## comparator_latch
module comparator_latch #
(
  parameter n_to_response_time = -1038,
  parameter p_to_response_time = -1020,
  parameter const_response_time = 1285,
  parameter n_to_tau = -1248,
  parameter p_to_tau = 1037,
  parameter const_tau = 1042,
  parameter n_to_response_time_lh = -1752,
  parameter p_to_response_time_lh = -1006,
  parameter const_response_time_lh = 1185,
  parameter n_to_tau_lh = 1131,
  parameter p_to_tau_lh = -1115,
  parameter const_tau_lh = 1529
)
(
  input clk,
  input reset,
  input sys_clk,
  input [15-1:0] n,
  input [15-1:0] p,
  output [35-1:0] out
);
make LEC_CHECK=0 ABC_AREA=1 CAP_MARGIN=20 CELL_PAD_IN_SITES_DETAIL_PLACEMENT=0 CORE_ASPECT_RATIO=1.02 CORE_MARGIN=2 CORE_UTILIZATION=72 CTS_CLUSTER_DIAMETER=204 CTS_CLUSTER_SIZE=20 GPL_TIMING_DRIVEN=1 MAX_ROUTING_LAYER=met4 MIN_ROUTING_LAYER=met1 PLACE_DENSITY_LB_ADDON=0.01 SETUP_SLACK_MARGIN=0.25 SLEW_MARGIN=20 finish   # period 19.1 ns
run.sh (not shown) runs the stock make flow with config.mk's settings and CLKGATE_MAP_FILE=.
The baseline never finished: it broke off in 5_1_grt, error ODB-0269.
Rerun with:
ABC_AREA = default   (was 1)
CELL_PAD_IN_SITES_DETAIL_PLACEMENT = default   (was 0)
CORE_ASPECT_RATIO = default   (was 1.02)
CORE_UTILIZATION = 66   (was 72)
CTS_CLUSTER_DIAMETER = default   (was 204)
CTS_CLUSTER_SIZE = default   (was 20)
GPL_TIMING_DRIVEN = default   (was 1)
MAX_ROUTING_LAYER = default   (was met4)
MIN_ROUTING_LAYER = default   (was met1)
PLACE_DENSITY_LB_ADDON = default   (was 0.01)
SETUP_SLACK_MARGIN = default   (was 0.25)
clock period = 14.6 ns   (was 19.1 ns; I/O delays follow)
After rerunning: This time the run produced a layout that fails on negative setup slack. Area after synthesis is lower by 5.5%. Die size rises by 3.0%. Synthesized cell count falls by 16%.

* * *

run A:
comparator_latch again, from the RTL that the note above started with.
clock: 20.1 ns
lec_check: 0
abc_area: 0
cap_margin: 20
cell_pad_in_sites_detail_placement: 0
core_aspect_ratio: 0.54
core_margin: 10
core_utilization: 55
cts_cluster_diameter: 80
cts_cluster_size: 66
gpl_timing_driven: 0
min_routing_layer: met1
place_density_lb_addon: 0.07
setup_slack_margin: 2.96
slew_margin: 20
In run A the implementation ran to completion but is not tape-out ready, as the final checks report negative setup slack.
Inputs modified between run A and run B:
Settings: changing CAP_MARGIN from 20 to 10; changing SETUP_SLACK_MARGIN from 2.96 to 5.0; changing CORE_MARGIN from 10 to 2; setting GPL_ROUTABILITY_DRIVEN to 0 for the first time; setting TNS_END_PERCENT to 55 for the first time; changing CORE_ASPECT_RATIO from 0.54 to 0.61; changing PLACE_DENSITY_LB_ADDON from 0.07 to 0.28; setting CELL_PAD_IN_SITES_GLOBAL_PLACEMENT to 1 for the first time; changing CTS_CLUSTER_DIAMETER from 80 to 343; setting MAX_ROUTING_LAYER to met4 for the first time; changing ABC_AREA from 0 to 1; changing CORE_UTILIZATION from 55 to 52; changing MIN_ROUTING_LAYER from met1 to met2.
Results
- Run B: GRT-0116 in 5_1_grt -> run aborted
- Changes observed in run B relative to run A: number of cells in the design after placement increased by 18% relative to the old numbers, gate count of the mapped netlist saw an increase, post-synthesis share of cell area spent on xor and xnor gates saw a decrease.
> inputs changed (run B -> run C)
Settings: swapping 0 for 1 in GPL_TIMING_DRIVEN; swapping met2 for met1 in MIN_ROUTING_LAYER; swapping 5.0 for 0.25 in SETUP_SLACK_MARGIN; clearing GPL_ROUTABILITY_DRIVEN, which used to be 0; clearing CTS_CLUSTER_DIAMETER, which used to be 343; swapping 1 for 0 in ABC_AREA; swapping 0.28 for 0.07 in PLACE_DENSITY_LB_ADDON; clearing CELL_PAD_IN_SITES_GLOBAL_PLACEMENT, which used to be 1; swapping 10 for 20 in CAP_MARGIN; clearing TNS_END_PERCENT, which used to be 55; swapping 52 for 72 in CORE_UTILIZATION.
==> comparison <==
Status run C: flow complete, layout not clean - negative setup slack
When run C is measured against run B, its horizontal extent of the die turns out about 17% lower.
[run C vs run B] fraction of the mapped netlist area in simple logic gates: lower in run C
Summary: with run B as the reference, synthesized chip area reported by yosys in run C moved down by a few percent.
Changes observed in run C relative to run B: area after synthesis down 3100 um^2; floorplan row count down 17; synthesized cell count down about 16%.
Compared with run B, in run C die size has decreased; final HPWL from detailed placement has decreased.
#### Input delta (run D over run C)
Settings: ABC_AREA: 0 -> 1; CTS_CLUSTER_DIAMETER: unset -> 204; CORE_ASPECT_RATIO: 0.61 -> 1.02.
==> results <==
- Complete run, failing final checks: run C, reason negative setup slack.
- Run D ended with every stage complete and zero timing, DRC or antenna violations.
- Relative to run C, placed wire-length estimate has gone up in run D.
- Maximum frequency in run D vs run C: up 0.0034 GHz
- Wire: run D routes more than run C
- Final-layout non-clock buffer area share, run C and run D, higher one = run C.
- Setup slack: run D more than run C
- Relative to run C, global-route usage decreased by 1.9 points in run D.
- For number of vias after detailed routing, dividing the value from run C by the value from run D gives 0.912.
- Data arrival time of the worst path: run D vs run C down 1370 ps
